`config.mk`:
```
export PLATFORM = sky130hd
export DESIGN_NAME = S_AXI_LITE
export DESIGN_NICKNAME = S_AXI_LITE
export VERILOG_FILES = /design/flow/design.v
export SDC_FILE = /design/flow/constraint.sdc
export NUM_CORES = 4
export LEC_CHECK = 0
export CAP_MARGIN = 20
export CORE_MARGIN = 2
export CORE_UTILIZATION = 70
export CTS_CLUSTER_SIZE = 36
export SLEW_MARGIN = 20
```
`constraint.sdc`:
```
create_clock -name core_clock -period 1.54 [get_ports {S_AXI_ACLK}]
set_input_delay 0.3080 -clock core_clock [delete_from_list [all_inputs] [get_ports {S_AXI_ACLK}]]
set_output_delay 0.3080 -clock core_clock [all_outputs]
set_load 0.01 [all_outputs]
```
`design.v`:
```
module S_AXI_LITE#(
		parameter integer S_AXI_LITE_SIZE = 5,
		parameter integer S_AXI_DATA_SIZE = 32 
		)(
		input S_AXI_ACLK,
		input S_AXI_ARESETN,
        input  [ 31 : 0] S_AXI_LITE_ARADDR,
        output S_AXI_LITE_ARREADY,
        input  S_AXI_LITE_ARVALID,
        output S_AXI_LITE_RVALID,
        input  S_AXI_LITE_RREADY,
        output [S_AXI_DATA_SIZE - 1: 0] S_AXI_LITE_RDATA,
        input  [ 31 : 0] S_AXI_LITE_AWADDR,
        output S_AXI_LITE_AWREADY,
        input  S_AXI_LITE_AWVALID,
        input  S_AXI_LITE_WVALID,
        output S_AXI_LITE_WREADY,
        input  [S_AXI_DATA_SIZE - 1: 0] S_AXI_LITE_WDATA,
        output S_AXI_LITE_BVALID,
        input S_AXI_LITE_BREADY
		);
		reg [S_AXI_DATA_SIZE - 1: 0] axi_reg0;
		reg [S_AXI_DATA_SIZE - 1: 0] axi_reg1;
		reg [S_AXI_DATA_SIZE - 1: 0] axi_reg2;
		reg [S_AXI_DATA_SIZE - 1: 0] axi_reg3;
		reg [S_AXI_DATA_SIZE - 1: 0] axi_reg4;
		reg [S_AXI_DATA_SIZE - 1: 0] axi_reg5;
        reg [ 31 : 0] axi_araddr ;
        reg [ 31 : 0] axi_awaddr ;
        reg [S_AXI_DATA_SIZE - 1: 0] axi_wdata;
        reg [S_AXI_DATA_SIZE - 1: 0] axi_rdata;
        reg awready;
        reg wready;
        reg awlatch;
        reg bvalid;
        reg axi_wen;
        reg axi_wack;
        reg arready;
        reg rvalid;
        reg axi_rvalid;
        assign S_AXI_LITE_AWREADY = awready;
        assign S_AXI_LITE_WREADY  = wready;
        assign S_AXI_LITE_BVALID = bvalid;
        assign S_AXI_LITE_ARREADY = arready;
        assign S_AXI_LITE_RVALID = axi_rvalid;
        assign S_AXI_LITE_RDATA = axi_rdata;
        always@(posedge S_AXI_ACLK)
          if(S_AXI_ARESETN == 'b0)
            bvalid <= 0;
          else if(S_AXI_LITE_BREADY && ~bvalid)
            bvalid <= 'b1;
          else
            bvalid <= 'b0;
        always@(posedge S_AXI_ACLK)
          if(S_AXI_ARESETN == 'b0)
            awready <= 'b0;
          else if(S_AXI_LITE_AWVALID && S_AXI_LITE_WVALID && ~awready)
            awready <= 'b1;
          else if(wready)
            awready <= 'b0;
          else
            awready <= awready;
        always@(posedge S_AXI_ACLK)
            if(S_AXI_ARESETN == 'b0)
                axi_awaddr <= 0;
            else if (awready)
                axi_awaddr <= S_AXI_LITE_AWADDR;
            else
                axi_awaddr <= axi_awaddr;
        always@(posedge S_AXI_ACLK)
          if(S_AXI_ARESETN == 'b0)
            wready <= 0;
          else if(S_AXI_LITE_WVALID && ~wready && awready)
            wready <= 'b1;
          else
            wready <= 'b0;
        always@(posedge S_AXI_ACLK)
          if(S_AXI_ARESETN == 'b0) begin
            axi_wdata <= 0;
            axi_wen <= 0;
          end else if(awready && wready) begin
            axi_wdata <= S_AXI_LITE_WDATA;
            axi_wen <= 'b1;
          end else if(axi_wen)
            axi_wen <= 'b0;
          else begin
            axi_wdata <= axi_wdata;
            axi_wen <= axi_wen;
          end
        always@(posedge S_AXI_ACLK)
          if(S_AXI_ARESETN == 'b0)begin
		    axi_reg0 <= 0;
		    axi_reg1 <= 0;
		    axi_reg2 <= 0;
		    axi_reg3 <= 0;
		    axi_reg4 <= 0;
		    axi_reg5 <= 0;
		  end else if (axi_awaddr[ S_AXI_LITE_SIZE - 1 :0] == 5'd0)begin
            if(axi_wen) begin
             axi_reg0<= axi_wdata;
             axi_wack <= 'b1;
            end else begin
             axi_reg0<= axi_reg0;
             axi_wack <= 'b0;
            end
		  end else if (axi_awaddr[ S_AXI_LITE_SIZE - 1 :0] == 5'd4)begin
            if(axi_wen) begin
             axi_reg1<= axi_wdata;
             axi_wack <= 'b1;
            end else begin
             axi_reg1<= axi_reg1;
             axi_wack <= 'b0;
            end
		  end else if (axi_awaddr[ S_AXI_LITE_SIZE - 1 :0] == 5'd8)begin
            if(axi_wen) begin
             axi_reg2<= axi_wdata;
             axi_wack <= 'b1;
            end else begin
             axi_reg2<= axi_reg2;
             axi_wack <= 'b0;
            end
		  end else if (axi_awaddr[ S_AXI_LITE_SIZE - 1 :0] == 5'd12)begin
            if(axi_wen) begin
             axi_reg3<= axi_wdata;
             axi_wack <= 'b1;
            end else begin
             axi_reg3<= axi_reg3;
             axi_wack <= 'b0;
            end
		  end else if (axi_awaddr[ S_AXI_LITE_SIZE - 1 :0] == 5'd16)begin
            if(axi_wen) begin
             axi_reg4<= axi_wdata;
             axi_wack <= 'b1;
            end else begin
             axi_reg4<= axi_reg4;
             axi_wack <= 'b0;
            end
		  end else if (axi_awaddr[ S_AXI_LITE_SIZE - 1 :0] == 5'd20)begin
            if(axi_wen) begin
             axi_reg5<= axi_wdata;
             axi_wack <= 'b1;
            end else begin
             axi_reg5<= axi_reg5;
             axi_wack <= 'b0;
            end
		  end
        always@(posedge  S_AXI_ACLK)
          if(S_AXI_ARESETN == 'b0)
            arready <= 'b0;
          else if(S_AXI_LITE_ARVALID && ~arready)
            arready <= 'b1;
          else
            arready <= 'b0;
        always@(posedge S_AXI_ACLK)
          if(S_AXI_ARESETN == 'b0)
            axi_araddr <= 0;
          else if(arready)
            axi_araddr <= S_AXI_LITE_ARADDR;
          else
            axi_araddr <= axi_araddr;
        always@(posedge  S_AXI_ACLK)
          if(S_AXI_ARESETN == 'b0)
            rvalid <= 'b0;
          else if(arready && S_AXI_LITE_RREADY && ~rvalid)
            rvalid <= 'b1;
          else
            rvalid <= 'b0;
        always@(posedge S_AXI_ACLK)
          if(S_AXI_ARESETN == 'b0)begin
            axi_rvalid <= 'b0;
            axi_rdata <= 'b0;
		  end else if(axi_araddr[ S_AXI_LITE_SIZE - 1 :0] == 5'd0)begin
            if(rvalid)begin
              axi_rdata <= axi_reg0;
              axi_rvalid <= 'b1;
            end else begin
              axi_rvalid <= 'b0;
              axi_rdata <= axi_rdata;
            end
		  end else if(axi_araddr[ S_AXI_LITE_SIZE - 1 :0] == 5'd4)begin
            if(rvalid)begin
              axi_rdata <= axi_reg1;
              axi_rvalid <= 'b1;
            end else begin
              axi_rvalid <= 'b0;
              axi_rdata <= axi_rdata;
            end
		  end else if(axi_araddr[ S_AXI_LITE_SIZE - 1 :0] == 5'd8)begin
            if(rvalid)begin
              axi_rdata <= axi_reg2;
              axi_rvalid <= 'b1;
            end else begin
              axi_rvalid <= 'b0;
              axi_rdata <= axi_rdata;
            end
		  end else if(axi_araddr[ S_AXI_LITE_SIZE - 1 :0] == 5'd12)begin
            if(rvalid)begin
              axi_rdata <= axi_reg3;
              axi_rvalid <= 'b1;
            end else begin
              axi_rvalid <= 'b0;
              axi_rdata <= axi_rdata;
            end
		  end else if(axi_araddr[ S_AXI_LITE_SIZE - 1 :0] == 5'd16)begin
            if(rvalid)begin
              axi_rdata <= axi_reg4;
              axi_rvalid <= 'b1;
            end else begin
              axi_rvalid <= 'b0;
              axi_rdata <= axi_rdata;
            end
		  end else if(axi_araddr[ S_AXI_LITE_SIZE - 1 :0] == 5'd20)begin
            if(rvalid)begin
              axi_rdata <= axi_reg5;
              axi_rvalid <= 'b1;
            end else begin
              axi_rvalid <= 'b0;
              axi_rdata <= axi_rdata;
            end
			end else begin
              axi_rvalid <= 'b0;
              axi_rdata <= axi_rdata;
            end
endmodule
```
`run.sh`:
```
#!/bin/bash
# the make line also repeats each setting of config.mk as NAME=value (left out here)
make -C /OpenROAD-flow-scripts/flow DESIGN_CONFIG=/design/flow/config.mk WORK_HOME=/design/flow/orfs CLKGATE_MAP_FILE= finish
```
==> results of run 1 <==
what timing repair did:
item                                   CTS  global route
cloned                                   3            10
setup endpoints to repair               82           188
endpoints found under the hold margin    0             0
pin swaps                               27            64
gates resized                          110           170
setup buffers                            5             3
per-layer routing:
layer  up-vias  part of all wire [%]  GRT usage, %
li1       4989                     -             -
met3       784                    17          9.73
met4         6                    13          26.8
met1      5928                    30          52.5
met2      1586                    40          70.2
met5         -                  0.30             0
stage by stage:
stage               TNS, ps  setup WS [ps]  hold WS (ps)  instances
finish               -18070           -811           319       1717
global route         -29720           -807           322       1714
CTS                    -225          -45.3           314       1701
detailed placement   -12780           -163           423       1643
global placement      -8450           -110           404       1643
floorplan              -164          -77.9           422       1391
area by class of cell:
type	count	share of cell area (%)
sequential	273	36.8
clock buffer	36	4.89
inverter	3	0.109
multi-input combinational	985	40.2
tap	216	1.81
clock inverter	14	1.39
timing repair buffer	187	14.8
antenna	3	0.0503
==> flow_metrics.py, run 1 <==
# Physical implementation metrics
metrics = {
    "cells_and_area": {
        "logic_area_sq_um": 6000,
        "area.growth.synth_to_final_pct": 33.3,
        "stdcell_area_sq_um": 14900,
        "nNetsFinal": 1580,
        "fillers": 453,
        "regArea_sq_um": 5490,
        "utilization_pct": 94.6,
    },
    "job": {
        "stage_log_warnings": 85,
        "drv.max_cap_violation_count": 0,
    },
    "setup_path": {
        "worst-r2r-cell-count": 6,
        "endpoint_kind": "register",
        "crit_path_end": "axi_rdata[26]",
        "critical_r2r_launch": "axi_araddr[3]",
        "crit_family": "AND-OR/OR-AND gates",
        "category_of_the_worst_setup_path_launch_point": "register",
        "critical-path-max-stage-delay_ps": 920,
        "cp.arrival_ps": 2820,
        "number_of_stages_on_the_worst_setup_path": 6,
        "setup.worst_path.class": "reg -> reg",
        "setup.worst_path.start": "axi_araddr[3]",
        "critPathRequiredTime_ps": 2010,
        "timing.critical_path.cells": "buf_8 -> buf_12 -> mux2i_2 -> o21ai_0 -> o32ai_1 -> a21oi_1",
        "rrSetupSlack_ps": -810,
        "path_max_fanout": 19,
        "cp_num_buf_inv": 2,
        "r2r_end": "axi_rdata[26]",
        "cpMaxStageDelayCell": "sky130_fd_sc_hd__o21ai_0",
    },
    "worst_hold_path": {
        "holdPathEnd": "arready",
        "worstHoldPathType": "in -> reg",
        "hp-start": "S_AXI_LITE_ARVALID",
        "worstHoldPathCells": 3,
    },
    "final_timing": {
        "f_max_mhz": 425,
        "timing_worst_slew_pin_value_ps": 1170,
        "finalWorstSetupSlack_ps": -811,
        "worst_slew_margin_rel_pct": 20.9,
        "timing.final.hold_violations": 0,
        "finalMaxSlewViolations": 0,
        "post-route-min-period_ps": 2350,
        "timing.final.crit_share_pct": 153,
        "fin_skew_ps": 18.8,
        "setup_repair_after_global_routing_missed_its_margin": "yes",
        "setup_viol": 174,
    },
    "logic_synthesis": {
        "synth.most_common_cell": "sky130_fd_sc_hd__nand2_1",
        "post_synth_main_area_contributors": "sky130_fd_sc_hd__dfxtp_1 (49%), sky130_fd_sc_hd__nand2_1 (13%), sky130_fd_sc_hd__a21oi_1 (10%)",
        "synth.ff_latch_count": 273,
        "ys_cells": 1391,
        "ys_sh_adder_pct": 0,
        "xor_share_pct": 0,
        "synth_cell_type_count": 49,
        "synth.yosys.chip_area_sq_um": 11200,
        "yosysTopAreaCellShare_pct": 48.8,
        "synth-warning-count": 1,
        "share_of_cell_area_taken_by_muxes_after_synthesis_pct": 3.86,
        "synth_seq_share_pct": 48.8,
        "ys_sh_simple_pct": 19.6,
        "top_logic_kind": "AND-OR/OR-AND gates",
        "enable_flop_cells": 0,
        "post_synth_instance_area_sq_um": 11200,
        "synth_compound_gate_area_share_pct": 22.7,
        "synth.largest_area_cell": "sky130_fd_sc_hd__dfxtp_1",
        "syn_avg_cell_area_sq_um": 8.05,
        "synthArstFlopShare_pct": 0,
        "yosys-top-cells-count": "sky130_fd_sc_hd__nand2_1 (389), sky130_fd_sc_hd__dfxtp_1 (273), sky130_fd_sc_hd__a21oi_1 (226)",
        "syn_nets": 1494,
        "synthFlopType": "sky130_fd_sc_hd__dfxtp_1",
        "post_synth_inst_count": 1391,
    },
    "routing": {
        "wire_per_inst_um": 30.1,
        "dr_total_vias": 13300,
        "total_drc_errors_in_the_routed_layout": 0,
        "detailedRoute.firstPassIterationCount": 15,
        "detail_route.iter0.violations": 2777,
        "vias_per_cell": 7.74,
        "drt_wl_total_um": 51600,
        "ant_nets": 0,
    },
    "place": {
        "post_dp_hpwl_um": 19100,
        "placedInstanceArea_sq_um": 12700,
        "gp_congestion": 0.861,
        "buffer_ports.inserted": 85,
    },
    "clocking": {
        "tritoncts.num_buffers": 27,
        "clk_root_buffer_cell": "sky130_fd_sc_hd__clkbuf_16",
        "clock_transition_at_the_registers_of_the_reported_paths_ps": 60,
        "clock_latency_ps": 560,
        "htreeDepth": 1,
        "clockBufferDepth": 3,
        "cts_tree": "done",
        "cts_sinks": 273,
        "cts.hold.buffers_added": 0,
    },
    "die": {
        "fp_util_pct": 71.0,
        "pin_count": 140,
        "floorplan.rows": 46,
        "coreArea_sq_um": 15800,
        "dieArea_sq_um": 17000,
        "die_height_um": 130,
        "die_wd_um": 130,
    },
    "pwr": {
        "p_int_w": 0.0118,
        "sw_frac_of_total_pct": 24.5,
        "comb_cell_power_w": 0.00125,
        "p_per_area_nw_per_um2": 1040,
        "ir_drop_uv": 948,
        "finalPower_w": 0.0156,
        "netSwitchingPower_w": 0.00382,
        "clock_power_share_pct": 46.0,
        "power_top_consumer": "registers",
        "leakage_nw": 5.63,
        "powerClk_w": 0.00717,
        "comb_power_share_pct": 8.0,
        "seq_cell_power_w": 0.00718,
        "power.sequential.fraction_pct": 46.0,
    },
    "global_route": {
        "number_of_antenna_violations_at_the_first_check_in_global_routing": 4,
        "grt_first_pass_wirelength_um": 57200,
        "grt_use_total_pct": 43.2,
        "vias_in_the_first_global_route": 11000,
        "grt_overflow_total": 0,
        "grt_start_max_net_pins": 56,
    },
    "run_status": {
        "status": "finished with violations",
        "failed_layout_checks": "setup timing",
    },
}
==> inputs of run 2 (changes only) <==
Settings changed: CELL_PAD_IN_SITES_GLOBAL_PLACEMENT set to 3, CORE_UTILIZATION 70 to 40, CTS_CLUSTER_DIAMETER set to 398, CTS_CLUSTER_SIZE 36 to not set, HOLD_SLACK_MARGIN set to 0.03.
Clock period 1.54 ns to 4.0 ns, I/O delays scaled along.
==> flow_metrics.py, run 2 <==
# Physical implementation metrics
metrics = {
    "global_route": {
        "grt_start_max_net_pins": 206,
        "number_of_antenna_violations_at_the_first_check_in_global_routing": 0,
        "vias_in_the_first_global_route": 9297,
        "grt_first_pass_wirelength_um": 55900,
        "grt_overflow_total": 0,
        "grt_use_total_pct": 24.9,
    },
    "cells_and_area": {
        "stdcell_area_sq_um": 13300,
        "nNetsFinal": 1508,
        "fillers": 2795,
        "area.growth.synth_to_final_pct": 19.0,
    },
    "logic_synthesis": {
        "ys_sh_simple_pct": 19.6,
        "syn_nets": 1494,
        "xor_share_pct": 0,
        "yosysTopAreaCellShare_pct": 48.8,
        "post_synth_main_area_contributors": "sky130_fd_sc_hd__dfxtp_1 (49%), sky130_fd_sc_hd__nand2_1 (13%), sky130_fd_sc_hd__a21oi_1 (10%)",
        "top_logic_kind": "AND-OR/OR-AND gates",
        "synth_compound_gate_area_share_pct": 22.7,
        "syn_avg_cell_area_sq_um": 8.05,
        "synth.yosys.chip_area_sq_um": 11200,
        "synthArstFlopShare_pct": 0,
        "enable_flop_cells": 0,
        "synth.largest_area_cell": "sky130_fd_sc_hd__dfxtp_1",
        "ys_cells": 1391,
        "share_of_cell_area_taken_by_muxes_after_synthesis_pct": 3.86,
        "synth_cell_type_count": 49,
        "yosys-top-cells-count": "sky130_fd_sc_hd__nand2_1 (389), sky130_fd_sc_hd__dfxtp_1 (273), sky130_fd_sc_hd__a21oi_1 (226)",
        "synth-warning-count": 1,
        "post_synth_inst_count": 1391,
        "synth_seq_share_pct": 48.8,
        "post_synth_instance_area_sq_um": 11200,
        "synth.ff_latch_count": 273,
        "synthFlopType": "sky130_fd_sc_hd__dfxtp_1",
        "synth.most_common_cell": "sky130_fd_sc_hd__nand2_1",
        "ys_sh_adder_pct": 0,
    },
    "final_timing": {
        "timing.final.hold_violations": 0,
        "post-route-min-period_ps": 2700,
        "f_max_mhz": 371,
        "fin_skew_ps": 7.83,
        "timing_worst_slew_pin_value_ps": 1080,
        "setup_viol": 0,
        "worst_slew_margin_rel_pct": 28.3,
        "fin_setup_tns_ps": 0,
        "timing.final.crit_share_pct": 67.4,
        "finalMaxSlewViolations": 0,
        "setup_repair_after_global_routing_missed_its_margin": "no",
        "finalHoldWorstSlack_ps": 423,
    },
    "routing": {
        "drt_wl_total_um": 36800,
        "wire_per_inst_um": 20.4,
        "dr_total_vias": 9831,
        "detail_route.iter0.violations": 678,
        "vias_per_cell": 5.44,
        "detailedRoute.firstPassIterationCount": 4,
        "antenna-diode-count": 0,
        "ant_nets": 0,
        "total_drc_errors_in_the_routed_layout": 0,
    },
    "setup_path": {
        "category_of_the_worst_setup_path_launch_point": "register",
        "cpMaxStageDelayCell": "sky130_fd_sc_hd__or4_2",
        "critical_r2r_launch": "axi_araddr[4]",
        "cp_num_buf_inv": 0,
        "setup.worst_path.class": "reg -> reg",
        "crit_path_end": "axi_rdata[31]",
        "rrSetupSlack_ps": 1300,
        "endpoint_kind": "register",
        "crit_family": "simple AND/OR/NAND/NOR gates",
        "number_of_stages_on_the_worst_setup_path": 4,
        "path_max_fanout": 31,
        "cp.arrival_ps": 3110,
        "setup.worst_path.start": "axi_araddr[4]",
        "critical-path-max-stage-delay_ps": 1250,
        "r2r_end": "axi_rdata[31]",
        "timing.critical_path.cells": "or4_2 -> or3_1 -> o2111ai_1 -> a31oi_1",
        "critPathRequiredTime_ps": 4410,
        "worst-r2r-cell-count": 4,
    },
    "pwr": {
        "comb_power_share_pct": 5.3,
        "p_int_w": 0.00465,
        "power.sequential.fraction_pct": 45.8,
        "p_per_area_nw_per_um2": 454,
        "powerClk_w": 0.00296,
        "seq_cell_power_w": 0.00277,
        "sw_frac_of_total_pct": 23.2,
        "leakage_nw": 4.44,
        "clock_power_share_pct": 48.9,
        "power_top_consumer": "the clock network",
        "ir_drop_uv": 370,
        "comb_cell_power_w": 0.000321,
        "finalPower_w": 0.00605,
        "netSwitchingPower_w": 0.00140,
    },
    "clocking": {
        "tritoncts.num_buffers": 31,
        "cts.hold.buffers_added": 0,
        "clk_root_buffer_cell": "sky130_fd_sc_hd__clkbuf_16",
        "post-cts-setup-buffer-count": 0,
        "cts_tree": "done",
        "htreeDepth": 1,
        "clock_transition_at_the_registers_of_the_reported_paths_ps": 60,
        "cts_sinks": 273,
        "clockBufferDepth": 3,
        "clock_latency_ps": 570,
        "cts-resized-gates": 0,
    },
    "worst_hold_path": {
        "worstHoldPathType": "reg -> reg",
        "worstHoldPathCells": 1,
        "holdPathEnd": "bvalid",
        "hp-start": "bvalid",
    },
    "job": {
        "drv.max_cap_violation_count": 0,
        "stage_log_warnings": 84,
    },
    "die": {
        "dieArea_sq_um": 29300,
        "floorplan.rows": 61,
        "fp_util_pct": 40.4,
        "coreArea_sq_um": 27700,
        "die_height_um": 171,
        "die_wd_um": 171,
        "pin_count": 140,
    },
    "run_status": {
        "status": "finished clean",
    },
    "place": {
        "placedInstanceArea_sq_um": 12200,
        "buffer_ports.inserted": 85,
        "gp_congestion": 0.725,
        "post_dp_hpwl_um": 19200,
    },
}
==> run 2: final cells by class <==
cell class,count,area (sq um),area share [%]
flip-flops and latches,273,5470,41.1
inverters,3,16.3,0.122
multi-input cells,985,5190,39.0
well taps,378,473,3.55
clock inverters,11,149,1.12
clock buffers,47,926,6.95
repair buffers,111,1100,8.23
==> run 2: metal layers <==
| metal | vias to the layer above | track usage, % | share of wire [%] |
|---|---|---|---|
| li1 | 4839 | - | - |
| met1 | 4688 | 35.3 | 48 |
| met2 | 263 | 40.8 | 46 |
| met3 | 41 | 2.99 | 4.9 |
| met4 | 0 | 4.90 | 1.7 |
| met5 | - | 0 | 0 |
==> run 2: per-stage QoR <==
stage	util [%]	std cells	worst slack, ps
2_1_floorplan	-	1391	2070
3_3_place_gp	44.2	1750	1210
3_5_place_dp	44.2	1750	1200
4_1_cts	48.1	1808	1290
5_1_grt	48.1	1808	1180
6_report	48.1	1808	1300
==> inputs of run 3 (changes only) <==
Settings changed: ABC_AREA set to 1, CAP_MARGIN 20 to 5, CELL_PAD_IN_SITES_DETAIL_PLACEMENT set to 2, CELL_PAD_IN_SITES_GLOBAL_PLACEMENT 3 to 1, CORE_MARGIN 2 to 4, CORE_UTILIZATION 40 to 16, CTS_CLUSTER_DIAMETER 398 to 257, CTS_CLUSTER_SIZE set to 18, GPL_ROUTABILITY_DRIVEN set to 0, GPL_TIMING_DRIVEN set to 1, HOLD_SLACK_MARGIN 0.03 to not set, MAX_ROUTING_LAYER set to met4, MIN_ROUTING_LAYER set to met2, PLACE_DENSITY set to 0.8, SETUP_SLACK_MARGIN set to 0.5, SLEW_MARGIN 20 to 35, TNS_END_PERCENT set to 5.
Clock period 4.0 ns to 3.82 ns, I/O delays scaled along.
==> flow_metrics.py, run 3 <==
# Physical implementation metrics
metrics = {
    "logic_synthesis": {
        "share_of_cell_area_taken_by_muxes_after_synthesis_pct": 0,
        "xor_share_pct": 0,
        "yosys-top-cells-count": "sky130_fd_sc_hd__a21oi_1 (280), sky130_fd_sc_hd__dfxtp_1 (273), sky130_fd_sc_hd__nand2_1 (238)",
        "enable_flop_cells": 0,
        "synth_compound_gate_area_share_pct": 24.7,
        "ys_sh_simple_pct": 15.8,
        "syn_avg_cell_area_sq_um": 7.34,
        "ys_sh_adder_pct": 0,
        "synth.yosys.chip_area_sq_um": 11000,
        "synth.ff_latch_count": 273,
        "synthArstFlopShare_pct": 0,
        "synth.largest_area_cell": "sky130_fd_sc_hd__dfxtp_1",
        "post_synth_inst_count": 1497,
        "yosysTopAreaCellShare_pct": 49.7,
        "top_logic_kind": "AND-OR/OR-AND gates",
        "post_synth_main_area_contributors": "sky130_fd_sc_hd__dfxtp_1 (50%), sky130_fd_sc_hd__a21oi_1 (13%), sky130_fd_sc_hd__o21ai_0 (9.6%)",
        "syn_nets": 1600,
        "synth_seq_share_pct": 49.7,
        "post_synth_instance_area_sq_um": 11000,
        "synthFlopType": "sky130_fd_sc_hd__dfxtp_1",
        "synth_cell_type_count": 22,
        "synth.most_common_cell": "sky130_fd_sc_hd__a21oi_1",
        "synth-warning-count": 1,
        "ys_cells": 1497,
    },
    "setup_path": {
        "r2r_end": "axi_reg4[8]",
        "endpoint_kind": "register",
        "path_max_fanout": 33,
        "critical-path-top-cell-by-count": "sky130_fd_sc_hd__nor2_1",
        "crit_family": "simple AND/OR/NAND/NOR gates",
        "timing.critical_path.cells": "nor2_1 -> nand2_1 -> nor2_1 -> nand3_2 -> buf_12 -> o21ai_0 -> a21oi_1",
        "critical-path-max-stage-delay_ps": 680,
        "cp_num_buf_inv": 1,
        "setup.worst_path.start": "axi_awaddr[0]",
        "rrSetupSlack_ps": 1260,
        "number_of_stages_on_the_worst_setup_path": 7,
        "worst-r2r-cell-count": 7,
        "cp.arrival_ps": 2960,
        "critical_r2r_launch": "axi_awaddr[0]",
        "crit_path_end": "axi_reg4[8]",
        "cpMaxStageDelayCell": "sky130_fd_sc_hd__nand3_2",
        "category_of_the_worst_setup_path_launch_point": "register",
        "setup.worst_path.class": "reg -> reg",
        "critPathRequiredTime_ps": 4220,
    },
    "clocking": {
        "tritoncts.num_buffers": 19,
        "cts_tree": "done",
        "clock_latency_ps": 530,
        "cts-resized-gates": 0,
        "htreeDepth": 1,
        "clock_transition_at_the_registers_of_the_reported_paths_ps": 90,
        "post-cts-setup-buffer-count": 0,
        "cts_sinks": 273,
        "cts.hold.buffers_added": 0,
        "clk_root_buffer_cell": "sky130_fd_sc_hd__clkbuf_16",
        "clockBufferDepth": 3,
    },
    "final_timing": {
        "timing.final.crit_share_pct": 67.0,
        "setup_repair_after_global_routing_missed_its_margin": "no",
        "finalMaxSlewViolations": 0,
        "post-route-min-period_ps": 2560,
        "fin_skew_ps": 24.5,
        "finalWorstSetupSlack_ps": 1260,
        "f_max_mhz": 390,
        "timing.final.hold_violations": 0,
        "setup_viol": 0,
        "timing_worst_slew_pin_value_ps": 894,
        "worst_slew_margin_rel_pct": 40.3,
        "fin_setup_tns_ps": 0,
    },
    "worst_hold_path": {
        "holdPathEnd": "bvalid",
        "hp-start": "bvalid",
        "worstHoldPathType": "reg -> reg",
        "worstHoldPathCells": 1,
    },
    "die": {
        "dieArea_sq_um": 72900,
        "coreArea_sq_um": 67600,
        "die_height_um": 270,
        "fp_util_pct": 16.2,
        "die_wd_um": 270,
        "pin_count": 140,
        "floorplan.rows": 95,
    },
    "cells_and_area": {
        "fillers": 7822,
        "logic_area_sq_um": 4500,
        "nNetsFinal": 1623,
        "regArea_sq_um": 5470,
        "area.growth.synth_to_final_pct": 20.9,
    },
    "job": {
        "drv.max_cap_violation_count": 0,
        "stage_log_warnings": 80,
    },
    "routing": {
        "dr_total_vias": 14800,
        "detail_route.iter0.violations": 2704,
        "wire_per_inst_um": 19.5,
        "ant_nets": 0,
        "vias_per_cell": 6.21,
        "total_drc_errors_in_the_routed_layout": 0,
        "drt_wl_total_um": 46600,
        "detailedRoute.firstPassIterationCount": 7,
        "antenna-diode-count": 0,
    },
    "pwr": {
        "power.sequential.fraction_pct": 52.4,
        "powerClk_w": 0.00203,
        "power_top_consumer": "registers",
        "p_per_area_nw_per_um2": 414,
        "ir_drop_uv": 235,
        "clock_power_share_pct": 36.8,
        "sw_frac_of_total_pct": 28.3,
        "leakage_nw": 4.77,
        "comb_cell_power_w": 0.000594,
        "netSwitchingPower_w": 0.00156,
        "p_int_w": 0.00394,
        "seq_cell_power_w": 0.00288,
        "comb_power_share_pct": 10.8,
    },
    "global_route": {
        "grt_overflow_total": 0,
        "number_of_antenna_violations_at_the_first_check_in_global_routing": 0,
        "vias_in_the_first_global_route": 17100,
        "grt_first_pass_wirelength_um": 71200,
        "grt_use_total_pct": 19.3,
        "grt_start_max_net_pins": 88,
    },
    "place": {
        "post_dp_hpwl_um": 28600,
        "buffer_ports.inserted": 85,
        "dp_slack_ps": 1420,
    },
    "run_status": {
        "status": "finished clean",
    },
}
run 3: layer usage:
metal	routed length, um	vias to the layer above	part of all wire, %	global-route usage (%)
li1	-	4953	-	-
met1	0	4953	0	-
met2	25000	4448	54	24.5
met3	17700	493	38	22.9
met4	3790	0	8.1	2.84
met5	0	-	0	-
run 3: cell type report:
type | instances | area share (%)
clock buffer | 19 | 3.58
sequential | 273 | 41.2
multi-input combinational | 942 | 33.9
timing repair buffer | 113 | 8.22
clock inverter | 1 | 0.122
inverter | 171 | 4.83
tap | 873 | 8.23
run 3: stage by stage:
step           cells  total power [W]  utilization, %  hold slack, ps  cell area [sq um]
2_1_floorplan   1497          0.00326               -             397              11000
3_3_place_gp    2371          0.00348            18.9             401              12800
3_5_place_dp    2371          0.00351            18.9             412              12800
4_1_cts         2391          0.00545            19.6             419              13300
5_1_grt         2392          0.00566            19.6             442              13300
6_report        2392          0.00550            19.6             420              13300
==> inputs of run 4 (changes only) <==
Settings changed: ABC_AREA 1 to not set, CELL_PAD_IN_SITES_DETAIL_PLACEMENT 2 to not set, CELL_PAD_IN_SITES_GLOBAL_PLACEMENT 1 to 3, CORE_ASPECT_RATIO set to 1.85, CORE_MARGIN 4 to 10, CORE_UTILIZATION 16 to 40, CTS_CLUSTER_DIAMETER 257 to 398, CTS_CLUSTER_SIZE 18 to not set, GPL_ROUTABILITY_DRIVEN 0 to not set, GPL_TIMING_DRIVEN 1 to not set, HOLD_SLACK_MARGIN set to 0.03, MIN_ROUTING_LAYER met2 to not set, PLACE_DENSITY 0.8 to not set, PLACE_DENSITY_LB_ADDON set to 0.05, SETUP_SLACK_MARGIN 0.5 to not set, SLEW_MARGIN 35 to 20, TNS_END_PERCENT 5 to 85.
Clock period 3.82 ns to 4.0 ns, I/O delays scaled along.
==> flow_metrics.py, run 4 <==
# Physical implementation metrics
metrics = {
    "routing": {
        "drt_wl_total_um": 38000,
        "antenna-diode-count": 0,
        "vias_per_cell": 5.63,
        "dr_total_vias": 9875,
        "ant_nets": 0,
        "detail_route.iter0.violations": 842,
        "total_drc_errors_in_the_routed_layout": 0,
        "wire_per_inst_um": 21.7,
        "detailedRoute.firstPassIterationCount": 7,
    },
    "pwr": {
        "power.sequential.fraction_pct": 49.6,
        "clock_power_share_pct": 44.7,
        "comb_cell_power_w": 0.000322,
        "power_top_consumer": "registers",
        "leakage_nw": 4.33,
        "p_per_area_nw_per_um2": 428,
        "sw_frac_of_total_pct": 23.6,
        "ir_drop_uv": 330,
        "powerClk_w": 0.00250,
        "p_int_w": 0.00427,
        "netSwitchingPower_w": 0.00132,
        "comb_power_share_pct": 5.7,
        "finalPower_w": 0.00560,
        "seq_cell_power_w": 0.00277,
    },
    "die": {
        "floorplan.rows": 83,
        "pin_count": 140,
        "coreArea_sq_um": 27700,
        "die_wd_um": 143,
        "dieArea_sq_um": 35400,
        "die_height_um": 248,
        "fp_util_pct": 40.4,
    },
    "logic_synthesis": {
        "synth_seq_share_pct": 48.8,
        "synth.largest_area_cell": "sky130_fd_sc_hd__dfxtp_1",
        "yosys-top-cells-count": "sky130_fd_sc_hd__nand2_1 (389), sky130_fd_sc_hd__dfxtp_1 (273), sky130_fd_sc_hd__a21oi_1 (226)",
        "post_synth_instance_area_sq_um": 11200,
        "synth.yosys.chip_area_sq_um": 11200,
        "syn_nets": 1494,
        "synth.ff_latch_count": 273,
        "post_synth_main_area_contributors": "sky130_fd_sc_hd__dfxtp_1 (49%), sky130_fd_sc_hd__nand2_1 (13%), sky130_fd_sc_hd__a21oi_1 (10%)",
        "ys_cells": 1391,
        "post_synth_inst_count": 1391,
        "synthArstFlopShare_pct": 0,
        "enable_flop_cells": 0,
        "yosysTopAreaCellShare_pct": 48.8,
        "top_logic_kind": "AND-OR/OR-AND gates",
        "synth-warning-count": 1,
        "synthFlopType": "sky130_fd_sc_hd__dfxtp_1",
        "ys_sh_adder_pct": 0,
        "syn_avg_cell_area_sq_um": 8.05,
        "synth_cell_type_count": 49,
        "synth_compound_gate_area_share_pct": 22.7,
        "xor_share_pct": 0,
        "share_of_cell_area_taken_by_muxes_after_synthesis_pct": 3.86,
        "ys_sh_simple_pct": 19.6,
        "synth.most_common_cell": "sky130_fd_sc_hd__nand2_1",
    },
    "final_timing": {
        "timing_worst_slew_pin_value_ps": 1150,
        "finalMaxSlewViolations": 0,
        "fin_skew_ps": 8.60,
        "worst_slew_margin_rel_pct": 22.9,
        "post-route-min-period_ps": 2650,
        "f_max_mhz": 378,
        "setup_viol": 0,
        "setup_repair_after_global_routing_missed_its_margin": "no",
        "timing.final.crit_share_pct": 66.2,
        "timing.final.hold_violations": 0,
        "fin_setup_tns_ps": 0,
    },
    "job": {
        "drv.max_cap_violation_count": 0,
        "stage_log_warnings": 82,
    },
    "setup_path": {
        "category_of_the_worst_setup_path_launch_point": "register",
        "critical-path-max-stage-delay_ps": 1260,
        "cp.arrival_ps": 3040,
        "crit_family": "simple AND/OR/NAND/NOR gates",
        "path_max_fanout": 31,
        "critPathRequiredTime_ps": 4390,
        "timing.critical_path.cells": "or4_2 -> or3_1 -> o2111ai_1 -> a31oi_1",
        "setup.worst_path.start": "axi_araddr[4]",
        "cpMaxStageDelayCell": "sky130_fd_sc_hd__or4_2",
        "r2r_end": "axi_rdata[31]",
        "critical_r2r_launch": "axi_araddr[4]",
        "number_of_stages_on_the_worst_setup_path": 4,
        "setup.worst_path.class": "reg -> reg",
        "cp_num_buf_inv": 0,
        "worst-r2r-cell-count": 4,
        "endpoint_kind": "register",
        "rrSetupSlack_ps": 1350,
        "crit_path_end": "axi_rdata[31]",
    },
    "global_route": {
        "grt_start_max_net_pins": 192,
        "number_of_antenna_violations_at_the_first_check_in_global_routing": 0,
        "grt_overflow_total": 0,
        "grt_first_pass_wirelength_um": 58700,
        "vias_in_the_first_global_route": 9662,
        "grt_use_total_pct": 21.9,
    },
    "clocking": {
        "clockBufferDepth": 3,
        "clk_root_buffer_cell": "sky130_fd_sc_hd__clkbuf_16",
        "clock_transition_at_the_registers_of_the_reported_paths_ps": 70,
        "post-cts-setup-buffer-count": 0,
        "clock_latency_ps": 540,
        "cts.hold.buffers_added": 0,
        "tritoncts.num_buffers": 26,
        "htreeDepth": 1,
        "cts_tree": "done",
        "cts_sinks": 273,
        "cts-resized-gates": 0,
    },
    "place": {
        "buffer_ports.inserted": 85,
        "gp_congestion": 0.757,
        "dp_cells": 1711,
        "post_dp_hpwl_um": 21400,
    },
    "worst_hold_path": {
        "worstHoldPathType": "reg -> reg",
        "hp-start": "bvalid",
        "holdPathEnd": "bvalid",
        "worstHoldPathCells": 1,
    },
    "cells_and_area": {
        "regArea_sq_um": 5470,
        "finish.cell_count_without_fillers": 1755,
        "nNetsFinal": 1502,
        "utilization_pct": 47.1,
        "fillers": 2841,
        "area.growth.synth_to_final_pct": 16.7,
        "logic_area_sq_um": 5190,
    },
    "run_status": {
        "status": "finished clean",
    },
}
==> run 4: final cells by class <==
cell class                 count  area share [%]
clock buffer                  38            6.02
clock inverter                 6           0.421
inverter                       3           0.125
multi-input combinational    985            39.8
sequential                   273            41.9
tap                          340            3.26
timing repair buffer         110            8.52
==> run 4: metal layers <==
metal | up-vias | share of wire [%] | track usage, % | wire [um]
met4 | 0 | 1.7 | 5.39 | 656
met2 | 201 | 52 | 38.7 | 19900
met3 | 40 | 4.0 | 2.12 | 1530
met5 | - | 0 | - | 0
li1 | 4813 | - | - | -
met1 | 4821 | 42 | 26.1 | 16000
==> run 4: metrics by stage <==
stage	hold slack (ps)	setup WS [ps]	area, sq um
after floorplan	432	2070	11200
after global placement	406	1230	12200
after detailed placement	410	1210	12200
after CTS	424	1340	13100
after global routing	441	1220	13100
final	419	1350	13100
==> inputs of run 5 (changes only) <==
Settings changed: CAP_MARGIN 5 to 20, CELL_PAD_IN_SITES_GLOBAL_PLACEMENT 3 to not set, CORE_ASPECT_RATIO 1.85 to not set, CORE_MARGIN 10 to 2, CORE_UTILIZATION 40 to 14, CTS_CLUSTER_DIAMETER 398 to not set, HOLD_SLACK_MARGIN 0.03 to not set, MAX_ROUTING_LAYER met4 to not set, PLACE_DENSITY_LB_ADDON 0.05 to not set, TNS_END_PERCENT 85 to not set.
Clock period 4.0 ns to 6.3 ns, I/O delays scaled along.
==> flow_metrics.py, run 5 <==
# Physical implementation metrics
metrics = {
    "run_status": {
        "status": "finished clean",
    },
    "setup_path": {
        "cp.arrival_ps": 1810,
        "worst-r2r-cell-count": 4,
        "crit_path_end": "S_AXI_LITE_AWREADY",
        "cpMaxStageDelayCell": "sky130_fd_sc_hd__clkdlybuf4s50_1",
        "crit_family": "buffers and inverters",
        "critical-path-max-stage-delay_ps": 630,
        "critical_r2r_launch": "axi_araddr[4]",
        "number_of_stages_on_the_worst_setup_path": 1,
        "endpoint_kind": "primary output",
        "critPathRequiredTime_ps": 5040,
        "r2r_end": "axi_rdata[31]",
        "setup.worst_path.class": "reg -> out",
        "setup.worst_path.start": "awready",
        "rrSetupSlack_ps": 3630,
        "category_of_the_worst_setup_path_launch_point": "register",
        "path_max_fanout": 10,
        "timing.critical_path.cells": "clkdlybuf4s50_1",
        "cp_num_buf_inv": 1,
    },
    "routing": {
        "vias_per_cell": 4.02,
        "ant_nets": 0,
        "wire_per_inst_um": 16.0,
        "dr_total_vias": 9921,
        "drt_wl_total_um": 39600,
        "total_drc_errors_in_the_routed_layout": 0,
        "detailedRoute.firstPassIterationCount": 5,
        "detail_route.iter0.violations": 766,
    },
    "cells_and_area": {
        "finish.cell_count_without_fillers": 2470,
        "nNetsFinal": 1498,
        "area.growth.synth_to_final_pct": 25.0,
    },
    "pwr": {
        "p_int_w": 0.00286,
        "powerClk_w": 0.00178,
        "comb_power_share_pct": 5.3,
        "power.sequential.fraction_pct": 47.1,
        "comb_cell_power_w": 0.000200,
        "seq_cell_power_w": 0.00176,
        "netSwitchingPower_w": 0.000892,
        "sw_frac_of_total_pct": 23.8,
        "power_top_consumer": "the clock network",
        "leakage_nw": 4.34,
        "p_per_area_nw_per_um2": 268,
        "ir_drop_uv": 217,
        "finalPower_w": 0.00375,
        "clock_power_share_pct": 47.6,
    },
    "global_route": {
        "grt_use_total_pct": 9.35,
        "number_of_antenna_violations_at_the_first_check_in_global_routing": 7,
        "grt_overflow_total": 0,
        "grt_start_max_net_pins": 72,
        "vias_in_the_first_global_route": 9369,
        "grt_first_pass_wirelength_um": 59600,
    },
    "clocking": {
        "cts_tree": "done",
        "cts.hold.buffers_added": 0,
        "clock_transition_at_the_registers_of_the_reported_paths_ps": 60,
        "htreeDepth": 1,
        "post-cts-setup-buffer-count": 0,
        "cts-resized-gates": 0,
        "clockBufferDepth": 3,
        "tritoncts.num_buffers": 30,
        "clk_root_buffer_cell": "sky130_fd_sc_hd__clkbuf_16",
        "cts_sinks": 273,
        "clock_latency_ps": 590,
    },
    "final_timing": {
        "timing.final.hold_violations": 0,
        "fin_setup_tns_ps": 0,
        "setup_repair_after_global_routing_missed_its_margin": "no",
        "fin_skew_ps": 24.0,
        "finalHoldWorstSlack_ps": 417,
        "timing_worst_slew_pin_value_ps": 1090,
        "worst_slew_margin_rel_pct": 27.4,
        "finalMaxSlewViolations": 0,
        "setup_viol": 0,
        "f_max_mhz": 325,
        "finalWorstSetupSlack_ps": 3230,
        "timing.final.crit_share_pct": 48.8,
        "post-route-min-period_ps": 3070,
    },
    "logic_synthesis": {
        "synth_compound_gate_area_share_pct": 22.7,
        "synth.yosys.chip_area_sq_um": 11200,
        "synth.ff_latch_count": 273,
        "synth_seq_share_pct": 48.8,
        "share_of_cell_area_taken_by_muxes_after_synthesis_pct": 3.86,
        "synth.most_common_cell": "sky130_fd_sc_hd__nand2_1",
        "post_synth_inst_count": 1391,
        "ys_cells": 1391,
        "xor_share_pct": 0,
        "ys_sh_adder_pct": 0,
        "post_synth_main_area_contributors": "sky130_fd_sc_hd__dfxtp_1 (49%), sky130_fd_sc_hd__nand2_1 (13%), sky130_fd_sc_hd__a21oi_1 (10%)",
        "yosysTopAreaCellShare_pct": 48.8,
        "syn_avg_cell_area_sq_um": 8.05,
        "ys_sh_simple_pct": 19.6,
        "synth-warning-count": 1,
        "synth_cell_type_count": 49,
        "syn_nets": 1494,
        "enable_flop_cells": 0,
        "synthArstFlopShare_pct": 0,
        "top_logic_kind": "AND-OR/OR-AND gates",
        "synth.largest_area_cell": "sky130_fd_sc_hd__dfxtp_1",
        "synthFlopType": "sky130_fd_sc_hd__dfxtp_1",
        "post_synth_instance_area_sq_um": 11200,
        "yosys-top-cells-count": "sky130_fd_sc_hd__nand2_1 (389), sky130_fd_sc_hd__dfxtp_1 (273), sky130_fd_sc_hd__a21oi_1 (226)",
    },
    "place": {
        "post_dp_hpwl_um": 22700,
        "dp_cells": 2413,
        "dp_slack_ps": 2920,
        "buffer_ports.inserted": 85,
        "gp_congestion": 0.711,
    },
    "die": {
        "die_wd_um": 287,
        "die_height_um": 287,
        "floorplan.rows": 103,
        "dieArea_sq_um": 82200,
        "fp_util_pct": 14.1,
        "pin_count": 140,
        "coreArea_sq_um": 79100,
    },
    "worst_hold_path": {
        "worstHoldPathCells": 1,
        "worstHoldPathType": "reg -> reg",
        "holdPathEnd": "bvalid",
        "hp-start": "bvalid",
    },
    "job": {
        "drv.max_cap_violation_count": 0,
        "stage_log_warnings": 80,
    },
}
run 5: stage by stage:
step | area [sq um] | utilization, %
after floorplan | 11200 | -
after global placement | 13000 | 16.4
after detailed placement | 13000 | 16.4
after CTS | 14000 | 17.7
after global routing | 14000 | 17.7
final | 14000 | 17.7
run 5: cell type report:
class | instances | area (sq um)
fillers | 8933 | 65100
flip-flops and latches | 273 | 5470
multi-input cells | 985 | 5210
well taps | 1050 | 1310
repair buffers | 102 | 973
clock buffers | 47 | 885
clock inverters | 9 | 123
inverters | 3 | 16.3
diodes | 1 | 2.50
run 5: metal layers:
metal  vias to the layer above  part of all wire (%)  GRT usage (%)
met4                        14                   1.7           1.74
met5                         -                  0.17              0
met2                       313                    44           14.8
li1                       4817                     -              -
met1                      4711                    46           13.0
met3                        66                   7.9           2.17
==> inputs of run 6 (changes only) <==
Settings changed: CORE_UTILIZATION 14 to 70, CTS_CLUSTER_SIZE set to 36.
Clock period 6.3 ns to 1.48 ns, I/O delays scaled along.
==> flow_metrics.py, run 6 <==
# Metrics from the implementation run
metrics = {
    "run_status": {
        "status": "did not finish",
        "stop_stage": "global routing",
        "run.stop_error": "[ERROR DPL-0038] Utilization greater than 100%, impossible to legalize",
    },
    "logic_synthesis": {
        "enable_flop_cells": 0,
        "top_logic_kind": "AND-OR/OR-AND gates",
        "yosys-top-cells-count": "sky130_fd_sc_hd__nand2_1 (389), sky130_fd_sc_hd__dfxtp_1 (273), sky130_fd_sc_hd__a21oi_1 (226)",
        "synth-warning-count": 1,
        "yosysTopAreaCellShare_pct": 48.8,
        "ys_sh_simple_pct": 19.6,
        "synthFlopType": "sky130_fd_sc_hd__dfxtp_1",
        "synth_compound_gate_area_share_pct": 22.7,
        "ys_cells": 1391,
        "synth.largest_area_cell": "sky130_fd_sc_hd__dfxtp_1",
        "synth_seq_share_pct": 48.8,
        "post_synth_instance_area_sq_um": 11200,
        "syn_nets": 1494,
        "synth.ff_latch_count": 273,
        "ys_sh_adder_pct": 0,
        "syn_avg_cell_area_sq_um": 8.05,
        "post_synth_inst_count": 1391,
        "share_of_cell_area_taken_by_muxes_after_synthesis_pct": 3.86,
        "synth.most_common_cell": "sky130_fd_sc_hd__nand2_1",
        "synth.yosys.chip_area_sq_um": 11200,
        "synthArstFlopShare_pct": 0,
        "synth_cell_type_count": 49,
        "post_synth_main_area_contributors": "sky130_fd_sc_hd__dfxtp_1 (49%), sky130_fd_sc_hd__nand2_1 (13%), sky130_fd_sc_hd__a21oi_1 (10%)",
        "xor_share_pct": 0,
    },
    "die": {
        "die_height_um": 130,
        "fp_util_pct": 71.0,
        "die_wd_um": 130,
        "pin_count": 140,
        "dieArea_sq_um": 17000,
        "floorplan.rows": 46,
        "coreArea_sq_um": 15800,
    },
    "clocking": {
        "htreeDepth": 1,
        "cts.hold.buffers_added": 0,
        "tritoncts.num_buffers": 27,
        "clk_root_buffer_cell": "sky130_fd_sc_hd__clkbuf_16",
        "clockBufferDepth": 3,
        "cts_sinks": 273,
    },
    "place": {
        "buffer_ports.inserted": 85,
        "gp_congestion": 0.855,
        "dp_cells": 1647,
        "post_dp_hpwl_um": 19400,
    },
}
run 6: timing repair:
| item | 4_1_cts |
|---|---|
| gates resized | 140 |
| endpoints found under the setup margin | 75 |
| setup buffers | 10 |
| pin swaps | 46 |
| gates cloned | 10 |
run 6: through the flow:
| stage | util (%) | setup TNS (ps) | power [W] | area, sq um | setup slack [ps] |
|---|---|---|---|---|---|
| CTS | 90.9 | -2930 | 0.0158 | 14300 | -133 |
| detailed placement | 80.9 | -28060 | 0.00861 | 12800 | -188 |
| global placement | 80.9 | -22810 | 0.00859 | 12800 | -188 |
| floorplan | - | -1580 | 0.00809 | 11200 | -138 |
==> inputs of run 7 (changes only) <==
Settings changed: CAP_MARGIN 20 to 35, CORE_UTILIZATION 70 to 43, CTS_CLUSTER_SIZE 36 to 75, GPL_ROUTABILITY_DRIVEN set to 0, GPL_TIMING_DRIVEN set to 1, HOLD_SLACK_MARGIN set to -0.07, SLEW_MARGIN 20 to 5.
Clock period 1.48 ns to 3.22 ns, I/O delays scaled along.
==> flow_metrics.py, run 7 <==
# Physical implementation metrics
metrics = {
    "final_timing": {
        "timing_worst_slew_pin_value_ps": 947,
        "setup_repair_after_global_routing_missed_its_margin": "no",
        "worst_slew_margin_rel_pct": 36.9,
        "post-route-min-period_ps": 2440,
        "fin_skew_ps": 10.1,
        "f_max_mhz": 409,
        "finalWorstSetupSlack_ps": 778,
        "finalMaxSlewViolations": 0,
        "setup_viol": 0,
        "fin_setup_tns_ps": 0,
        "timing.final.hold_violations": 0,
        "timing.final.crit_share_pct": 75.8,
    },
    "die": {
        "floorplan.rows": 59,
        "die_wd_um": 165,
        "pin_count": 140,
        "fp_util_pct": 43.3,
        "dieArea_sq_um": 27300,
        "die_height_um": 165,
        "coreArea_sq_um": 25800,
    },
    "logic_synthesis": {
        "synth.largest_area_cell": "sky130_fd_sc_hd__dfxtp_1",
        "top_logic_kind": "AND-OR/OR-AND gates",
        "synthArstFlopShare_pct": 0,
        "synth.ff_latch_count": 273,
        "yosysTopAreaCellShare_pct": 48.8,
        "synth.yosys.chip_area_sq_um": 11200,
        "synth_seq_share_pct": 48.8,
        "ys_sh_adder_pct": 0,
        "post_synth_main_area_contributors": "sky130_fd_sc_hd__dfxtp_1 (49%), sky130_fd_sc_hd__nand2_1 (13%), sky130_fd_sc_hd__a21oi_1 (10%)",
        "syn_avg_cell_area_sq_um": 8.05,
        "synth_cell_type_count": 49,
        "synthFlopType": "sky130_fd_sc_hd__dfxtp_1",
        "post_synth_instance_area_sq_um": 11200,
        "syn_nets": 1494,
        "ys_cells": 1391,
        "synth_compound_gate_area_share_pct": 22.7,
        "synth.most_common_cell": "sky130_fd_sc_hd__nand2_1",
        "synth-warning-count": 1,
        "ys_sh_simple_pct": 19.6,
        "yosys-top-cells-count": "sky130_fd_sc_hd__nand2_1 (389), sky130_fd_sc_hd__dfxtp_1 (273), sky130_fd_sc_hd__a21oi_1 (226)",
        "enable_flop_cells": 0,
        "post_synth_inst_count": 1391,
        "share_of_cell_area_taken_by_muxes_after_synthesis_pct": 3.86,
        "xor_share_pct": 0,
    },
    "place": {
        "dp_cells": 1712,
        "post_dp_hpwl_um": 18200,
        "buffer_ports.inserted": 85,
        "placedInstanceArea_sq_um": 12200,
        "dp_slack_ps": 950,
    },
    "pwr": {
        "finalPower_w": 0.00715,
        "ir_drop_uv": 388,
        "comb_power_share_pct": 5.4,
        "powerClk_w": 0.00332,
        "comb_cell_power_w": 0.000385,
        "p_int_w": 0.00549,
        "p_per_area_nw_per_um2": 543,
        "seq_cell_power_w": 0.00345,
        "netSwitchingPower_w": 0.00167,
        "sw_frac_of_total_pct": 23.3,
        "power.sequential.fraction_pct": 48.2,
        "power_top_consumer": "registers",
        "clock_power_share_pct": 46.4,
        "leakage_nw": 4.41,
    },
    "setup_path": {
        "endpoint_kind": "primary output",
        "cp_num_buf_inv": 1,
        "category_of_the_worst_setup_path_launch_point": "register",
        "timing.critical_path.cells": "clkdlybuf4s50_1",
        "number_of_stages_on_the_worst_setup_path": 1,
        "critPathRequiredTime_ps": 2580,
        "critical_r2r_launch": "axi_araddr[3]",
        "crit_path_end": "S_AXI_LITE_AWREADY",
        "setup.worst_path.class": "reg -> out",
        "cp.arrival_ps": 1800,
        "rrSetupSlack_ps": 990,
        "worst-r2r-cell-count": 5,
        "path_max_fanout": 10,
        "critical-path-max-stage-delay_ps": 630,
        "cpMaxStageDelayCell": "sky130_fd_sc_hd__clkdlybuf4s50_1",
        "crit_family": "buffers and inverters",
        "setup.worst_path.start": "awready",
        "r2r_end": "axi_rdata[15]",
    },
    "clocking": {
        "cts.hold.buffers_added": 0,
        "clockBufferDepth": 3,
        "clk_root_buffer_cell": "sky130_fd_sc_hd__clkbuf_16",
        "clock_transition_at_the_registers_of_the_reported_paths_ps": 60,
        "cts_sinks": 273,
        "clock_latency_ps": 560,
        "cts_tree": "done",
        "htreeDepth": 1,
        "tritoncts.num_buffers": 30,
        "cts-resized-gates": 0,
        "post-cts-setup-buffer-count": 0,
    },
    "routing": {
        "ant_nets": 0,
        "wire_per_inst_um": 18.9,
        "dr_total_vias": 9876,
        "drt_wl_total_um": 33400,
        "total_drc_errors_in_the_routed_layout": 0,
        "antenna-diode-count": 0,
        "detail_route.iter0.violations": 786,
        "detailedRoute.firstPassIterationCount": 5,
        "vias_per_cell": 5.59,
    },
    "worst_hold_path": {
        "worstHoldPathType": "reg -> reg",
        "worstHoldPathCells": 1,
        "hp-start": "bvalid",
        "holdPathEnd": "bvalid",
    },
    "cells_and_area": {
        "area.growth.synth_to_final_pct": 17.7,
        "logic_area_sq_um": 5180,
        "finish.cell_count_without_fillers": 1766,
        "stdcell_area_sq_um": 13200,
        "fillers": 2517,
        "regArea_sq_um": 5470,
        "nNetsFinal": 1512,
    },
    "global_route": {
        "grt_overflow_total": 0,
        "vias_in_the_first_global_route": 9268,
        "grt_use_total_pct": 24.5,
        "grt_start_max_net_pins": 150,
        "number_of_antenna_violations_at_the_first_check_in_global_routing": 0,
        "grt_first_pass_wirelength_um": 52500,
    },
    "run_status": {
        "status": "finished clean",
    },
    "job": {
        "stage_log_warnings": 82,
        "drv.max_cap_violation_count": 0,
    },
}
## run 7: stage by stage
stage,util (%),hold slack (ps)
after detailed placement,47.3,412
after global placement,47.3,411
final,51.0,420
after global routing,51.0,463
after CTS,51.0,421
after floorplan,-,432
## run 7: layer usage
metal  share of wire (%)  global-route usage (%)  up-vias
li1                    -                       -     4837
met1                  45                    33.8     4634
met2                  46                    40.5      346
met3                 6.5                    2.97       59
met4                 2.2                    6.47        0
met5                   0                       0        -
## run 7: final cells by class
| class | count | area share [%] |
|---|---|---|
| timing repair buffer | 116 | 8.60 |
| sequential | 273 | 41.5 |
| multi-input combinational | 985 | 39.4 |
| clock buffer | 45 | 6.58 |
| clock inverter | 9 | 0.646 |
| tap | 335 | 3.18 |
| inverter | 3 | 0.123 |
==> inputs of run 8 (changes only) <==
Settings changed: CAP_MARGIN 35 to 5, CELL_PAD_IN_SITES_GLOBAL_PLACEMENT set to 0, CORE_UTILIZATION 43 to 70, CTS_CLUSTER_DIAMETER set to 202, CTS_CLUSTER_SIZE 75 to 18, GPL_ROUTABILITY_DRIVEN 0 to not set, HOLD_SLACK_MARGIN -0.07 to not set, MAX_ROUTING_LAYER set to met4, MIN_ROUTING_LAYER set to met1, PLACE_DENSITY set to 0.37, SETUP_SLACK_MARGIN set to 0.5, SLEW_MARGIN 5 to 20, TNS_END_PERCENT set to 90.
Clock period 3.22 ns to 1.93 ns, I/O delays scaled along.
==> flow_metrics.py, run 8 <==
# Metrics from the implementation run
metrics = {
    "run_status": {
        "status": "did not finish",
        "stop_stage": "global routing",
        "run.stop_error": "[ERROR DPL-0038] Utilization greater than 100%, impossible to legalize",
    },
    "logic_synthesis": {
        "synth_compound_gate_area_share_pct": 22.7,
        "post_synth_instance_area_sq_um": 11200,
        "synth_cell_type_count": 49,
        "ys_sh_simple_pct": 19.6,
        "ys_sh_adder_pct": 0,
        "yosys-top-cells-count": "sky130_fd_sc_hd__nand2_1 (389), sky130_fd_sc_hd__dfxtp_1 (273), sky130_fd_sc_hd__a21oi_1 (226)",
        "synth.yosys.chip_area_sq_um": 11200,
        "yosysTopAreaCellShare_pct": 48.8,
        "synth.largest_area_cell": "sky130_fd_sc_hd__dfxtp_1",
        "post_synth_inst_count": 1391,
        "syn_avg_cell_area_sq_um": 8.05,
        "enable_flop_cells": 0,
        "share_of_cell_area_taken_by_muxes_after_synthesis_pct": 3.86,
        "synth.ff_latch_count": 273,
        "synth-warning-count": 1,
        "ys_cells": 1391,
        "syn_nets": 1494,
        "post_synth_main_area_contributors": "sky130_fd_sc_hd__dfxtp_1 (49%), sky130_fd_sc_hd__nand2_1 (13%), sky130_fd_sc_hd__a21oi_1 (10%)",
        "synth_seq_share_pct": 48.8,
        "synthFlopType": "sky130_fd_sc_hd__dfxtp_1",
        "top_logic_kind": "AND-OR/OR-AND gates",
        "synthArstFlopShare_pct": 0,
        "synth.most_common_cell": "sky130_fd_sc_hd__nand2_1",
        "xor_share_pct": 0,
    },
    "clocking": {
        "cts.hold.buffers_added": 0,
        "cts_sinks": 273,
        "clk_root_buffer_cell": "sky130_fd_sc_hd__clkbuf_16",
        "htreeDepth": 1,
        "tritoncts.num_buffers": 19,
        "clockBufferDepth": 3,
    },
    "die": {
        "dieArea_sq_um": 17000,
        "coreArea_sq_um": 15800,
        "pin_count": 140,
        "die_height_um": 130,
        "floorplan.rows": 46,
        "die_wd_um": 130,
        "fp_util_pct": 71.0,
    },
    "place": {
        "post_dp_hpwl_um": 18600,
        "dp_cells": 1618,
        "gp_congestion": 0.848,
        "buffer_ports.inserted": 85,
        "placedInstanceArea_sq_um": 12500,
    },
}
## run 8: repair_timing
| action | CTS |
|---|---|
| pin swaps | 91 |
| setup endpoints to repair | 221 |
| setup buffers | 24 |
| gates cloned | 19 |
| resized | 358 |
## run 8: per-stage QoR
stage / power [W] / setup slack, ps / hold slack (ps)
2_1_floorplan: 0.00621 / 312 / 432
3_3_place_gp: 0.00655 / 211 / 405
3_5_place_dp: 0.00656 / 140 / 409
4_1_cts: 0.0102 / 287 / 395
==> inputs of run 9 (changes only) <==
Settings changed: CAP_MARGIN 5 to 30, CELL_PAD_IN_SITES_GLOBAL_PLACEMENT 0 to not set, CORE_ASPECT_RATIO set to 1.94, CORE_UTILIZATION 70 to 40, CTS_CLUSTER_DIAMETER 202 to 377, CTS_CLUSTER_SIZE 18 to 15, GPL_TIMING_DRIVEN 1 to not set, MAX_ROUTING_LAYER met4 to not set, MIN_ROUTING_LAYER met1 to not set, PLACE_DENSITY 0.37 to not set, SETUP_SLACK_MARGIN 0.5 to -0.37, TNS_END_PERCENT 90 to not set.
Clock period 1.93 ns to 4.0 ns, I/O delays scaled along.
==> flow_metrics.py, run 9 <==
# Physical implementation metrics
metrics = {
    "run_status": {
        "status": "finished clean",
    },
    "worst_hold_path": {
        "hp-start": "bvalid",
        "worstHoldPathType": "reg -> reg",
        "worstHoldPathCells": 1,
        "holdPathEnd": "bvalid",
    },
    "die": {
        "die_height_um": 237,
        "floorplan.rows": 85,
        "pin_count": 140,
        "fp_util_pct": 40.5,
        "dieArea_sq_um": 29400,
        "die_wd_um": 124,
        "coreArea_sq_um": 27700,
    },
    "routing": {
        "detailedRoute.firstPassIterationCount": 5,
        "drt_wl_total_um": 35300,
        "dr_total_vias": 9870,
        "total_drc_errors_in_the_routed_layout": 0,
        "wire_per_inst_um": 20.3,
        "antenna-diode-count": 0,
        "ant_nets": 0,
        "vias_per_cell": 5.68,
        "detail_route.iter0.violations": 778,
    },
    "logic_synthesis": {
        "yosys-top-cells-count": "sky130_fd_sc_hd__nand2_1 (389), sky130_fd_sc_hd__dfxtp_1 (273), sky130_fd_sc_hd__a21oi_1 (226)",
        "synth.ff_latch_count": 273,
        "post_synth_instance_area_sq_um": 11200,
        "yosysTopAreaCellShare_pct": 48.8,
        "synth-warning-count": 1,
        "synthArstFlopShare_pct": 0,
        "xor_share_pct": 0,
        "post_synth_inst_count": 1391,
        "synth_seq_share_pct": 48.8,
        "synth.yosys.chip_area_sq_um": 11200,
        "enable_flop_cells": 0,
        "synth_cell_type_count": 49,
        "synthFlopType": "sky130_fd_sc_hd__dfxtp_1",
        "syn_avg_cell_area_sq_um": 8.05,
        "share_of_cell_area_taken_by_muxes_after_synthesis_pct": 3.86,
        "syn_nets": 1494,
        "synth.most_common_cell": "sky130_fd_sc_hd__nand2_1",
        "ys_sh_adder_pct": 0,
        "ys_cells": 1391,
        "post_synth_main_area_contributors": "sky130_fd_sc_hd__dfxtp_1 (49%), sky130_fd_sc_hd__nand2_1 (13%), sky130_fd_sc_hd__a21oi_1 (10%)",
        "synth.largest_area_cell": "sky130_fd_sc_hd__dfxtp_1",
        "top_logic_kind": "AND-OR/OR-AND gates",
        "synth_compound_gate_area_share_pct": 22.7,
        "ys_sh_simple_pct": 19.6,
    },
    "pwr": {
        "comb_power_share_pct": 6.2,
        "finalPower_w": 0.00509,
        "leakage_nw": 4.17,
        "seq_cell_power_w": 0.00277,
        "p_int_w": 0.00388,
        "ir_drop_uv": 262,
        "netSwitchingPower_w": 0.00121,
        "power.sequential.fraction_pct": 54.5,
        "p_per_area_nw_per_um2": 399,
        "power_top_consumer": "registers",
        "sw_frac_of_total_pct": 23.7,
        "comb_cell_power_w": 0.000315,
        "clock_power_share_pct": 39.3,
        "powerClk_w": 0.00200,
    },
    "setup_path": {
        "number_of_stages_on_the_worst_setup_path": 5,
        "crit_path_end": "axi_rdata[12]",
        "path_max_fanout": 26,
        "crit_family": "simple AND/OR/NAND/NOR gates",
        "critical-path-max-stage-delay_ps": 830,
        "endpoint_kind": "register",
        "cp.arrival_ps": 3150,
        "setup.worst_path.class": "reg -> reg",
        "critPathRequiredTime_ps": 4400,
        "timing.critical_path.cells": "nor3b_4 -> buf_4 -> a21boi_0 -> o32ai_1 -> a21oi_1",
        "setup.worst_path.start": "axi_araddr[4]",
        "cp_num_buf_inv": 1,
        "category_of_the_worst_setup_path_launch_point": "register",
        "worst-r2r-cell-count": 5,
        "cpMaxStageDelayCell": "sky130_fd_sc_hd__nor3b_4",
        "r2r_end": "axi_rdata[12]",
        "critical_r2r_launch": "axi_araddr[4]",
        "rrSetupSlack_ps": 1250,
    },
    "final_timing": {
        "timing.final.crit_share_pct": 68.7,
        "worst_slew_margin_rel_pct": 24.1,
        "finalMaxSlewViolations": 0,
        "fin_skew_ps": 14.7,
        "setup_viol": 0,
        "setup_repair_after_global_routing_missed_its_margin": "no",
        "finalHoldWorstSlack_ps": 423,
        "timing_worst_slew_pin_value_ps": 1140,
        "fin_setup_tns_ps": 0,
        "timing.final.hold_violations": 0,
        "post-route-min-period_ps": 2750,
        "f_max_mhz": 364,
    },
    "cells_and_area": {
        "finish.cell_count_without_fillers": 1738,
        "area.growth.synth_to_final_pct": 14.0,
        "nNetsFinal": 1492,
        "fillers": 2764,
        "utilization_pct": 46.1,
    },
    "clocking": {
        "cts.hold.buffers_added": 0,
        "tritoncts.num_buffers": 22,
        "clk_root_buffer_cell": "sky130_fd_sc_hd__clkbuf_16",
        "cts_sinks": 273,
        "clock_latency_ps": 520,
        "cts_tree": "done",
        "clock_transition_at_the_registers_of_the_reported_paths_ps": 70,
        "post-cts-setup-buffer-count": 0,
        "clockBufferDepth": 3,
        "htreeDepth": 1,
        "cts-resized-gates": 0,
    },
    "place": {
        "dp_cells": 1712,
        "gp_congestion": 0.761,
        "buffer_ports.inserted": 85,
        "post_dp_hpwl_um": 19700,
    },
    "global_route": {
        "met1_track_utilization_from_global_routing_pct": 28.2,
        "grt_start_max_net_pins": 206,
        "vias_in_the_first_global_route": 9633,
        "grt_overflow_total": 0,
        "groute.layer.met3.usage_pct": 2.43,
        "grt_first_pass_wirelength_um": 55100,
        "global_route.usage.met2_pct": 44.4,
        "gr-max-usage-layer": "met2",
        "number_of_antenna_violations_at_the_first_check_in_global_routing": 0,
        "grt_use_total_pct": 24.4,
    },
    "job": {
        "stage_log_warnings": 82,
        "drv.max_cap_violation_count": 0,
    },
}
## run 9: stage by stage
stage,setup slack (ps),instance area [sq um]
5_1_grt,1090,12800
3_5_place_dp,1240,12100
3_3_place_gp,1240,12100
2_1_floorplan,2070,11200
6_report,1250,12800
4_1_cts,1220,12700
## run 9: per-layer routing
layer | vias to the layer above | share of wire, %
met3 | 89 | 4.3
met5 | - | 0
met1 | 4706 | 38
met2 | 285 | 53
met4 | 0 | 4.3
li1 | 4790 | -
## run 9: layout make-up
cell class                      instances  area, sq um  share of cell area (%)
Sequential cell                       273         5470                    42.9
Clock buffer                           24          579                    4.54
Tap cell                              348          435                    3.41
Clock inverter                          1         16.3                   0.127
Multi-Input combinational cell        985         5200                    40.8
Inverter                                3         16.3                   0.127
Timing Repair Buffer                  104         1040                    8.14
Power figures rest on the tool's default switching activity, not on a simulated workload.
